==> flow/design.v <==
module  CONV(
	input				clk,
	input				rst_n,
	input 				mode,
	input       		in_valid,
	output reg			out_valid,
	output 		[13:0] 	AWADDR,
	output		 [7:0] 	AWLEN,
	output 				AWVALID,
	input 				AWREADY,
	output reg  [31:0]	WDATA,
	output 				WVALID,
	input 				WREADY,
	output 		[13:0] 	ARADDR,
	output 		 [7:0] 	ARLEN,
	output 				ARVALID,
	input 				ARREADY,
	input		[31:0] 	RDATA,
	input 				RVALID,
	output reg			RREADY
);
localparam WEIGHT1 	= 20'hABC2E;
localparam WEIGHT2 	= 20'hB52E2;
localparam WEIGHT3 	= 20'hAF5C4;
localparam WEIGHT4 	= 20'hE5518;
localparam WEIGHT5 	= 20'h71650;
localparam WEIGHT6 	= 20'hA938B;
localparam WEIGHT7 	= 20'h5251F;
localparam WEIGHT8 	= 20'h7DFC0;
localparam WEIGHT9 	= 20'hEB885;
localparam BIAS 	= 16'h1310;
localparam IDLE 	= 4'd0;
localparam CONV_K1 	= 4'd1;
localparam CONV_K2 	= 4'd2;
localparam CONV_K3 	= 4'd3;
localparam CONV_K4 	= 4'd4;
localparam CONV_K5 	= 4'd5;
localparam CONV_K6 	= 4'd6;
localparam CONV_K7 	= 4'd7;
localparam CONV_K8 	= 4'd8;
localparam CONV_K9 	= 4'd9;
localparam RELU 	= 4'd10;
localparam MUL 		= 4'd11;
localparam READ 	= 4'd12;
localparam WRITE_L0 = 4'd13;
localparam POOL 	= 4'd14;
localparam WRITE_L1 = 4'd15;
reg  		 [3:0] 	state_r, state_w, state_tmp;
reg  		 [5:0]	cnt_x, cnt_y;
reg					mode_;
wire 			 	is_up, is_down, is_left, is_right;
wire 				skip_mul;
wire 		[11:0] 	P1, P2, P3, P4, P5, P6, P7, P8, P9;
wire 		[15:0]  data_in;
wire 		[19:0] 	weight;
reg  signed	[35:0] 	product;
reg 				mul_fin;
reg  signed [36:0]	conv_result;
wire 		[31:0]	relu_result;
reg 		[31:0] 	max_pool_result;
wire 				update_mp_result;
assign is_up 	= (cnt_y == 6'd0  || (cnt_y == 6'd1  && mode_));
assign is_down 	= (cnt_y == 6'd63 || (cnt_y == 6'd62 && mode_));
assign is_left 	= (cnt_x == 6'd0  || (cnt_x == 6'd1  && mode_));
assign is_right = (cnt_x == 6'd63 || (cnt_x == 6'd62 && mode_));
assign skip_mul   = (state_tmp == CONV_K1 && (is_up || is_left)) 	||
					(state_tmp == CONV_K2 && (is_up))				||
					(state_tmp == CONV_K3 && (is_up || is_right)) 	||
					(state_tmp == CONV_K4 && (is_left))				||
					(state_tmp == CONV_K6 && (is_right)) 			||
					(state_tmp == CONV_K7 && (is_down || is_left)) 	||
					(state_tmp == CONV_K8 && (is_down)) 			||
					(state_tmp == CONV_K9 && (is_down || is_right));
assign P1 = (mode_ == 1'b0) ? {cnt_y, cnt_x} - 7'd65 : {cnt_y, cnt_x} - 8'd130;
assign P2 = (mode_ == 1'b0) ? {cnt_y, cnt_x} - 7'd64 : {cnt_y, cnt_x} - 8'd128;
assign P3 = (mode_ == 1'b0) ? {cnt_y, cnt_x} - 6'd63 : {cnt_y, cnt_x} - 7'd126;
assign P4 = (mode_ == 1'b0) ? {cnt_y, cnt_x} - 1'd1  : {cnt_y, cnt_x} - 2'd2  ;
assign P5 = (mode_ == 1'b0) ? {cnt_y, cnt_x}		 : {cnt_y, cnt_x}         ;
assign P6 = (mode_ == 1'b0) ? {cnt_y, cnt_x} + 1'd1	 : {cnt_y, cnt_x} + 2'd2  ;
assign P7 = (mode_ == 1'b0) ? {cnt_y, cnt_x} + 6'd63 : {cnt_y, cnt_x} + 7'd126;
assign P8 = (mode_ == 1'b0) ? {cnt_y, cnt_x} + 7'd64 : {cnt_y, cnt_x} + 8'd128;
assign P9 = (mode_ == 1'b0) ? {cnt_y, cnt_x} + 7'd65 : {cnt_y, cnt_x} + 8'd130;
assign data_in = RDATA[31:16];
assign weight = (state_tmp == CONV_K1) ? WEIGHT1 :
				(state_tmp == CONV_K2) ? WEIGHT2 :
				(state_tmp == CONV_K3) ? WEIGHT3 :
				(state_tmp == CONV_K4) ? WEIGHT4 :
				(state_tmp == CONV_K5) ? WEIGHT5 :
				(state_tmp == CONV_K6) ? WEIGHT6 :
				(state_tmp == CONV_K7) ? WEIGHT7 :
				(state_tmp == CONV_K8) ? WEIGHT8 :
				(state_tmp == CONV_K9) ? WEIGHT9 : 20'd0;
assign ARADDR = (state_tmp == CONV_K1) ? P1 :
				(state_tmp == CONV_K2) ? P2 :
				(state_tmp == CONV_K3) ? P3 :
				(state_tmp == CONV_K4) ? P4 :
				(state_tmp == CONV_K5) ? P5 :
				(state_tmp == CONV_K6) ? P6 :
				(state_tmp == CONV_K7) ? P7 :
				(state_tmp == CONV_K8) ? P8 :
				(state_tmp == CONV_K9) ? P9 : 14'd0;
assign ARLEN = 8'd0;
assign ARVALID = (state_r == READ) && (~skip_mul) && (state_tmp != RELU);
assign AWADDR = (state_r == POOL) ? {4'b1000, cnt_y[5:1], cnt_x[5:1]} : {1'b1, cnt_y, cnt_x};
assign AWLEN = 8'd0;
assign AWVALID = (state_r == RELU || state_r == POOL);
assign WVALID = (state_r == WRITE_L0 || state_r == WRITE_L1);
assign relu_result = (conv_result[36]) ? 32'd0 : conv_result[31:0];
assign update_mp_result = ((WDATA > max_pool_result) && WVALID);
always @(*) begin
	case(state_r)
		IDLE: 		state_w = (in_valid) ? READ : IDLE;
		READ: 		state_w = (ARREADY && ~skip_mul) ? state_tmp : READ;
		CONV_K1: 	state_w = (skip_mul) ? READ : ((RVALID) ? MUL : CONV_K1); 
		CONV_K2: 	state_w = (skip_mul) ? READ : ((RVALID) ? MUL : CONV_K2);
		CONV_K3: 	state_w = (skip_mul) ? READ : ((RVALID) ? MUL : CONV_K3);
		CONV_K4: 	state_w = (skip_mul) ? READ : ((RVALID) ? MUL : CONV_K4);
		CONV_K5: 	state_w = (skip_mul) ? READ : ((RVALID) ? MUL : CONV_K5);
		CONV_K6: 	state_w = (skip_mul) ? READ : ((RVALID) ? MUL : CONV_K6);
		CONV_K7: 	state_w = (skip_mul) ? READ : ((RVALID) ? MUL : CONV_K7);
		CONV_K8: 	state_w = (skip_mul) ? READ : ((RVALID) ? MUL : CONV_K8);
		CONV_K9: 	state_w = (skip_mul) ? RELU : ((RVALID) ? MUL : CONV_K9);
		MUL: 		state_w = (state_tmp == CONV_K9) ? RELU : READ;
		RELU: 		state_w = (AWREADY) ? WRITE_L0 : RELU;
		WRITE_L0: 	state_w = (WREADY) ? ((cnt_x[0] && cnt_y[0]) ? POOL : READ) : WRITE_L0;
		POOL: 		state_w = (AWREADY) ? WRITE_L1 : POOL;
		WRITE_L1: 	state_w = (WREADY) ? ((cnt_x[5:1] == 5'd31 && cnt_y[5:1] == 5'd31) ? IDLE : READ) : WRITE_L1;
	endcase
end
always @(posedge clk or negedge rst_n) begin
	if (!rst_n)	state_r <= IDLE;
	else 		state_r <= state_w;
end
always @(posedge clk or negedge rst_n) begin
	if (!rst_n)								state_tmp <= CONV_K1;
	else if (state_r == RELU)				state_tmp <= CONV_K1;
	else if (state_r == MUL) 				state_tmp <= state_tmp + 4'd1;
	else if (state_r == READ && skip_mul) 	state_tmp <= state_tmp + 4'd1;
end
always @(posedge clk or negedge rst_n) begin
	if (!rst_n)	begin
		cnt_x <= 6'd0;
		cnt_y <= 6'd0;
	end
	else if (state_r == WRITE_L0 && WREADY) begin
		cnt_x <= {cnt_x[5:1], cnt_x[0] + 1'd1};
		cnt_y <= (cnt_x[0]) ? {cnt_y[5:1], cnt_y[0] + 1'd1} : cnt_y;
	end
	else if (state_r == WRITE_L1 && WREADY) begin
		cnt_x <= {cnt_x[5:1] + 5'd1, cnt_x[0]};
		cnt_y <= (cnt_x[5:1] == 5'd31) ? {cnt_y[5:1] + 1'd1, cnt_y[0]} : cnt_y;
	end
end
always @(posedge clk or negedge rst_n) begin
	if (!rst_n)			RREADY <= 1'b0;
	else if (ARVALID)	RREADY <= 1'b1;
	else if (RVALID) 	RREADY <= 1'b0;
end
always @(posedge clk or negedge rst_n) begin
	if (!rst_n)					product <= 36'd0;
	else if (state_w == MUL)	product <= $signed(data_in) * $signed(weight);
end
always @(posedge clk or negedge rst_n) begin
	if (!rst_n)					mul_fin <= 1'b0;
	else if (state_w == MUL) 	mul_fin <= 1'b1;
	else 						mul_fin <= 1'b0;
end
always @(posedge clk or negedge rst_n) begin
	if (!rst_n)					conv_result <= BIAS;
	else if (WVALID && WREADY) 	conv_result <= BIAS;
	else if (mul_fin) 			conv_result <= conv_result + product;
end
always @(posedge clk or negedge rst_n) begin
	if (!rst_n)								max_pool_result <= 32'd0;
	else if (state_r == WRITE_L1 && WREADY) max_pool_result <= 32'd0;
	else if (update_mp_result) 				max_pool_result <= WDATA;
end
always @(posedge clk or negedge rst_n) begin
	if (!rst_n)						WDATA <= 32'd0;
	else if (state_w == WRITE_L0)	WDATA <= relu_result;
	else if (state_w == WRITE_L1)	WDATA <= max_pool_result;
	else 							WDATA <= WDATA;
end
always @(posedge clk or negedge rst_n) begin
	if (!rst_n)							out_valid <= 1'b0;
	else if (WREADY && state_w == IDLE) out_valid <= 1'b1;
	else 								out_valid <= 1'b0;
end
always @(posedge clk or negedge rst_n) begin
	if (!rst_n)			mode_ <= 1'b0;
	else if (in_valid) 	mode_ <= mode;
	else 				mode_ <= mode_;
end
endmodule
==> flow/config.mk <==
export PLATFORM = sky130hd
export DESIGN_NAME = CONV
export DESIGN_NICKNAME = CONV
export VERILOG_FILES = /design/flow/design.v
export SDC_FILE = /design/flow/constraint.sdc
export NUM_CORES = 4
export LEC_CHECK = 0
export ABC_AREA = 0
export CAP_MARGIN = 40
export CORE_MARGIN = 2
export CORE_UTILIZATION = 72
export CTS_CLUSTER_DIAMETER = 372
export CTS_CLUSTER_SIZE = 95
export PLACE_DENSITY = 0.4
export SLEW_MARGIN = 20
export TNS_END_PERCENT = 10
==> flow/constraint.sdc <==
create_clock -name core_clock -period 5.17 [get_ports {clk}]
set_input_delay 1.0340 -clock core_clock [delete_from_list [all_inputs] [get_ports {clk}]]
set_output_delay 1.0340 -clock core_clock [all_outputs]
set_load 0.01 [all_outputs]
run.sh (not shown) runs the stock make flow with config.mk's settings and CLKGATE_MAP_FILE=.
The starting point completed, yet does not pass: setup timing.
Then changed:
- ABC_AREA: 0 -> default
- CAP_MARGIN: 40 -> 20
- CTS_CLUSTER_DIAMETER: 372 -> default
- CTS_CLUSTER_SIZE: 95 -> default
- PLACE_DENSITY: 0.4 -> 0.66
- TNS_END_PERCENT: 10 -> default
- clock period: 5.17 -> 7.69 ns (I/O delays scaled with it)
After rerunning: The new run ran to the end with violations: setup timing; die size is unchanged; worst hold slack gets better by 0.12 ns; via count is lower by 14%.

// CONV: RTL as listed in full above, without the edits since
clock: 7.93 ns
lec_check: 0
cap_margin: 20
cell_pad_in_sites_detail_placement: 0
cell_pad_in_sites_global_placement: 2
core_margin: 9
core_utilization: 65
cts_cluster_size: 30
gpl_routability_driven: 0
gpl_timing_driven: 0
hold_slack_margin: 0.24
max_routing_layer: met4
min_routing_layer: met2
place_density: 0.78
setup_slack_margin: 2.06
slew_margin: 20
tns_end_percent: 10
The starting point did not get past 3_1_place_gp_skip_io (GPL-0301).
==> next run, changes <==
Settings changed: CELL_PAD_IN_SITES_DETAIL_PLACEMENT 0 to default, CELL_PAD_IN_SITES_GLOBAL_PLACEMENT 2 to default, CORE_MARGIN 9 to 2, CORE_UTILIZATION 65 to 40, CTS_CLUSTER_SIZE 30 to default, GPL_ROUTABILITY_DRIVEN 0 to default, GPL_TIMING_DRIVEN 0 to default, HOLD_SLACK_MARGIN 0.24 to default, MAX_ROUTING_LAYER met4 to default, MIN_ROUTING_LAYER met2 to default, PLACE_DENSITY 0.78 to default, SETUP_SLACK_MARGIN 2.06 to default, TNS_END_PERCENT 10 to default.
Clock period 7.93 ns to 8.0 ns, I/O delays scaled along.
Result:
- This time the run finished with timing, DRC and antenna clean
- synthesized cell count does not change
- die size climbs by 40%
- synthesized area stays the same

RTL: the design.v shown in full above, as it stands there.
export LEC_CHECK = 0
export ABC_AREA = 0
export CAP_MARGIN = 20
export CELL_PAD_IN_SITES_DETAIL_PLACEMENT = 0
export CORE_MARGIN = 2
export CORE_UTILIZATION = 72
export CTS_CLUSTER_DIAMETER = 88
export CTS_CLUSTER_SIZE = 49
export GPL_ROUTABILITY_DRIVEN = 1
export HOLD_SLACK_MARGIN = -0.08
export PLACE_DENSITY_LB_ADDON = 0.27
export SETUP_SLACK_MARGIN = -0.86
export SLEW_MARGIN = 20
export TNS_END_PERCENT = 80
create_clock -name core_clock -period 12.4 [get_ports {clk}]
Edit:
- CAP_MARGIN: 20 -> 15
- CELL_PAD_IN_SITES_DETAIL_PLACEMENT: 0 -> 2
- CORE_ASPECT_RATIO: not set -> 0.52
- CORE_UTILIZATION: 72 -> 26
- CTS_CLUSTER_DIAMETER: 88 -> 335
- CTS_CLUSTER_SIZE: 49 -> not set
- HOLD_SLACK_MARGIN: -0.08 -> 0.07
- MAX_ROUTING_LAYER: not set -> met4
- MIN_ROUTING_LAYER: not set -> met1
- SETUP_SLACK_MARGIN: -0.86 -> 0.73
- TNS_END_PERCENT: 80 -> not set
What happened: The changed run ran to the end with no violations; core utilization went down by 48 points; worst setup slack loses 0.80 ns; critical path depth drops by 2; routed wire length rose by 33%.

## build 14
Starts from the design.v that is shown in full above.
clock: 12.4 ns
lec_check: 0
abc_area: 0
cap_margin: 20
cell_pad_in_sites_detail_placement: 0
core_aspect_ratio: 0.54
core_margin: 2
core_utilization: 72
cts_cluster_diameter: 88
cts_cluster_size: 49
gpl_routability_driven: 1
place_density_lb_addon: 0.27
setup_slack_margin: 3.61
slew_margin: 10
tns_end_percent: 80
Input-level comparison between build 80 and build 14:
# build 14
export LEC_CHECK = 0
export ABC_AREA = 0
export CAP_MARGIN = 20
export CELL_PAD_IN_SITES_DETAIL_PLACEMENT = 0
export CORE_ASPECT_RATIO = 0.54
export CORE_MARGIN = 2
export CORE_UTILIZATION = 72
export CTS_CLUSTER_DIAMETER = 88
export CTS_CLUSTER_SIZE = 49
export GPL_ROUTABILITY_DRIVEN = 1
export PLACE_DENSITY_LB_ADDON = 0.27
export SETUP_SLACK_MARGIN = 3.61
export SLEW_MARGIN = 10
export TNS_END_PERCENT = 80
create_clock -name core_clock -period 12.4 [get_ports {clk}]
# build 80
export LEC_CHECK = 0
export ABC_AREA = 0
export CAP_MARGIN = 20
export CELL_PAD_IN_SITES_DETAIL_PLACEMENT = 0
export CORE_MARGIN = 2
export CORE_UTILIZATION = 45
export CTS_CLUSTER_DIAMETER = 355
export CTS_CLUSTER_SIZE = 99
export GPL_ROUTABILITY_DRIVEN = 1
export PLACE_DENSITY_LB_ADDON = 0.27
export SLEW_MARGIN = 20
export TNS_END_PERCENT = 15
create_clock -name core_clock -period 12.4 [get_ports {clk}]
Findings:
Build 80 has completed all stages; timing, DRC and antenna checks passed.
Most congested layer reported by global routing = met1: build 14; most congested layer reported by global routing = met2: build 80
Per the comparison of build 80 with build 14, non-clock buffer instance count of the final layout now smaller, final period demand of the worst path shows an increase of 900 ps, wire length reported by the detailed router went down, multi-input gate count roughly the same, final estimated routing congestion in global placement dropped about 7%.
Global-route track usage on met1 in build 80 is 27 points lower than in build 14
Re total global routing track utilization: build 80 and build 14 aren't equal, and the lower value belongs to build 80.
Build 14 → build 80: data arrival time of the worst path went up by 870 ps, number of sinks driven by the clock tree was more or less identical, worst setup slack went down by 900 ps.
> inputs changed (build 80 -> build 16)
# build 80
export LEC_CHECK = 0
export ABC_AREA = 0
export CAP_MARGIN = 20
export CELL_PAD_IN_SITES_DETAIL_PLACEMENT = 0
export CORE_MARGIN = 2
export CORE_UTILIZATION = 45
export CTS_CLUSTER_DIAMETER = 355
export CTS_CLUSTER_SIZE = 99
export GPL_ROUTABILITY_DRIVEN = 1
export PLACE_DENSITY_LB_ADDON = 0.27
export SLEW_MARGIN = 20
export TNS_END_PERCENT = 15
create_clock -name core_clock -period 12.4 [get_ports {clk}]
# build 16
export LEC_CHECK = 0
export ABC_AREA = 0
export CAP_MARGIN = 20
export CELL_PAD_IN_SITES_DETAIL_PLACEMENT = 0
export CORE_MARGIN = 2
export CORE_UTILIZATION = 72
export CTS_CLUSTER_DIAMETER = 88
export CTS_CLUSTER_SIZE = 49
export GPL_ROUTABILITY_DRIVEN = 1
export PLACE_DENSITY_LB_ADDON = 0.27
export SLEW_MARGIN = 20
export TNS_END_PERCENT = 80
create_clock -name core_clock -period 12.4 [get_ports {clk}]
==> comparison <==
Minimum setup slack among reg-to-reg paths: build 16 worse than build 80. Vertical die dimension: build 16 < build 80. Via count in build 16 is 5.0% higher than in build 80. Build 16 against build 80: final area fell about 1.1%, post-route minimum period fell 210 ps, non-clock buffer contribution to total cell area about even, sum of net half-perimeters after detailed placement fell 0.95%. | area growth from synthesis to final layout | lower: build 16 |.
